==> flow/design.v (excerpt) <==
module sys_ref_core #(parameter DATA_WIDTH = 8, ADDR_WIDTH = 4)
(
 input   wire                      CLK,
 input   wire                      RST,             
 input   wire  [DATA_WIDTH-1:0]    UART_RX_DATA,
 input   wire                      UART_RX_Valid,
 input   wire                      FIFO_FULL,
 output  wire  [DATA_WIDTH-1:0]    FIFO_WR_DATA,
 output  wire                      FIFO_WR_INC,
 output  wire  [DATA_WIDTH-1:0]    UART_Config,
 output  wire  [DATA_WIDTH-1:0]    Div_Ratio,
 output  wire                      CLKDIV_EN
);
Size: ~1,900 cells after synthesis, roughly 180 flip-flops, about 38 I/O pins, about 17,000 um^2 of cells after synthesis.
clock: 30.0 ns
lec_check: 0
cap_margin: 20
cell_pad_in_sites_global_placement: 2
core_margin: 2
core_utilization: 23
cts_cluster_diameter: 335
cts_cluster_size: 88
gpl_routability_driven: 0
hold_slack_margin: -0.09
place_density_lb_addon: 0.21
slew_margin: 10
tns_end_percent: 5
run.sh (not shown) runs the stock make flow with config.mk's settings and CLKGATE_MAP_FILE=.
Next try:
==> flow/config.mk (replaced) <==
export PLATFORM = sky130hd
export DESIGN_NAME = sys_ref_core
export DESIGN_NICKNAME = sys_ref_core
export VERILOG_FILES = /design/flow/design.v
export SDC_FILE = /design/flow/constraint.sdc
export NUM_CORES = 4
export LEC_CHECK = 0
export CAP_MARGIN = 20
export CORE_MARGIN = 2
export CORE_UTILIZATION = 40
export CTS_CLUSTER_DIAMETER = 134
export CTS_CLUSTER_SIZE = 95
export PLACE_DENSITY = 0.6
export SLEW_MARGIN = 20
export TNS_END_PERCENT = 5
Outcome: Non-clock buffer count went down by 11. Global-route usage went up by 6.9 points. Area after synthesis is unchanged. Worst hold slack loses 6.0 ps. Clock-buffer cell count went down by 3. Power went down by 0.84%.
Next try:
--- a/flow/config.mk
+++ b/flow/config.mk
@@ -8,8 +8,9 @@
 export CAP_MARGIN = 20
 export CORE_MARGIN = 2
-export CORE_UTILIZATION = 40
-export CTS_CLUSTER_DIAMETER = 134
-export CTS_CLUSTER_SIZE = 95
-export PLACE_DENSITY = 0.6
-export SLEW_MARGIN = 20
+export CORE_UTILIZATION = 23
+export CTS_CLUSTER_DIAMETER = 335
+export CTS_CLUSTER_SIZE = 26
+export HOLD_SLACK_MARGIN = -0.09
+export PLACE_DENSITY_LB_ADDON = 0.21
+export SLEW_MARGIN = 10
 export TNS_END_PERCENT = 5
Hold slack gains 7.9 ps.
Utilization decreases by 18 points.
Area after synthesis stays the same.
Combinational power barely changes.
Maximum frequency is higher by about 0.43%.
Via count fell by 1.3%.
Next try:
==> flow/config.mk (replaced) <==
export PLATFORM = sky130hd
export DESIGN_NAME = sys_ref_core
export DESIGN_NICKNAME = sys_ref_core
export VERILOG_FILES = /design/flow/design.v
export SDC_FILE = /design/flow/constraint.sdc
export NUM_CORES = 4
export LEC_CHECK = 0
export CAP_MARGIN = 20
export CORE_MARGIN = 2
export CORE_UTILIZATION = 40
export CTS_CLUSTER_DIAMETER = 333
export CTS_CLUSTER_SIZE = 16
export PLACE_DENSITY = 0.89
export SLEW_MARGIN = 20
Outcome: Core utilization goes up by 18 points. Via count goes up by 5.2%. Wire length goes down by 11%. Clock-buffer cell count goes up by 1. First-iteration DRC count goes up by about 70%. Worst hold slack improved by 16 ps. Critical path depth goes up by 2. Die area goes down by 42%. Clock power goes up by about 6%. Sequential share of layout area goes up by 0.77 points. Worst setup slack got worse by 130 ps.

========
## job 6903
Starting RTL as in the previous note.
==> flow/design.v (excerpt) <==
module sys_ref_core #(parameter DATA_WIDTH = 8, ADDR_WIDTH = 4)
(
 input   wire                      CLK,
 input   wire                      RST,             
 input   wire  [DATA_WIDTH-1:0]    UART_RX_DATA,
 input   wire                      UART_RX_Valid,
 input   wire                      FIFO_FULL,
 output  wire  [DATA_WIDTH-1:0]    FIFO_WR_DATA,
 output  wire                      FIFO_WR_INC,
 output  wire  [DATA_WIDTH-1:0]    UART_Config,
 output  wire  [DATA_WIDTH-1:0]    Div_Ratio,
 output  wire                      CLKDIV_EN
);
make LEC_CHECK=0 CAP_MARGIN=30 CELL_PAD_IN_SITES_GLOBAL_PLACEMENT=0 CORE_MARGIN=2 CORE_UTILIZATION=23 CTS_CLUSTER_DIAMETER=335 CTS_CLUSTER_SIZE=88 GPL_ROUTABILITY_DRIVEN=0 HOLD_SLACK_MARGIN=-0.09 PLACE_DENSITY=0.82 SLEW_MARGIN=10 TNS_END_PERCENT=5 finish   # period 30.0 ns
Changes in job 3483 relative to job 6903:
Settings: setting GPL_TIMING_DRIVEN to 0 for the first time; setting PLACE_DENSITY_LB_ADDON to 0.1 for the first time; changing CAP_MARGIN from 30 to 20; removing TNS_END_PERCENT (formerly 5); changing CELL_PAD_IN_SITES_GLOBAL_PLACEMENT from 0 to 1; changing SLEW_MARGIN from 10 to 0; removing CTS_CLUSTER_DIAMETER (formerly 335); removing HOLD_SLACK_MARGIN (formerly -0.09); removing GPL_ROUTABILITY_DRIVEN (formerly 0); removing PLACE_DENSITY (formerly 0.82); setting MAX_ROUTING_LAYER to met4 for the first time; changing CORE_UTILIZATION from 23 to 40; removing CTS_CLUSTER_SIZE (formerly 88).
Results
Comparing final cell count for job 3483 and job 6903, the bigger number came from job 6903.
The source-to-sink clock delay at the later pin of the worst-skew pair in job 3483 sits 0.02 ns above the value recorded for job 6903.
Row overall die area: job 3483 lower / job 6903 higher
As far as number of distinct library cells after synthesis goes, job 6903 and job 3483 are indistinguishable; the numbers are identical.
Note that the wire length on met1 recorded for job 6903 amounts to 0.80 times the value seen in job 3483.
Number of cells on the worst reg-to-reg path up about 10% in job 3483 wrt job 6903
Setup changes, job 3483 to job 3321
Settings: putting GPL_ROUTABILITY_DRIVEN at 1 where nothing was set; swapping 0 for 15 in SLEW_MARGIN; swapping 40 for 54 in CORE_UTILIZATION; putting CTS_CLUSTER_DIAMETER at 361 where nothing was set; swapping 0.1 for 0.23 in PLACE_DENSITY_LB_ADDON; clearing CELL_PAD_IN_SITES_GLOBAL_PLACEMENT, which used to be 1; putting CELL_PAD_IN_SITES_DETAIL_PLACEMENT at 1 where nothing was set; swapping 20 for 0 in CAP_MARGIN; clearing MAX_ROUTING_LAYER, which used to be met4; swapping 2 for 3 in CORE_MARGIN.
==> comparison <==
- Every stage of job 3321 finished as expected; the final checks, on the other hand, flagged negative setup slack, which means the layout fails.
- Job 3483 completed every stage of the flow, and the final layout passed the timing, DRC and antenna checks.
- Changes observed in job 3321 relative to job 3483: number of standard cells in the final layout excluding fillers shrank by 148; aggregate routed wire length grew by about 44%; overall die area shrank by 10000 um^2; total design power grew by 24%; number of buffer and inverter instances along the worst setup path shrank by 2.
diff inputs: job 3321 => job 3097
Settings: CTS_CLUSTER_SIZE now 93, previously not set; PLACE_DENSITY now 0.6, previously not set; CTS_CLUSTER_DIAMETER now 332, was 361; CORE_UTILIZATION now 56, was 54; PLACE_DENSITY_LB_ADDON no longer set, was 0.23; CAP_MARGIN now 20, was 0; GPL_ROUTABILITY_DRIVEN no longer set, was 1; GPL_TIMING_DRIVEN no longer set, was 0; CELL_PAD_IN_SITES_DETAIL_PLACEMENT no longer set, was 1; SLEW_MARGIN now 20, was 15; CORE_MARGIN now 2, was 3.
Notes after the runs:
- Job 3097 was carried through to the last stage, and its layout satisfied the timing, DRC and antenna checks.
- To summarise job 3321: no stage aborted, but the layout did not pass its checks, failing on negative setup slack.
- The final reports for job 3097 and job 3321 show final clock period utilization by the worst path lower in the former.
- Job 3097 against job 3321: highest attainable clock frequency shows an increase of about 9%; worst setup slack shows an increase of 2.38 ns; clock skew shows no meaningful change.
Power figures rest on the tool's default switching activity, not on a simulated workload.
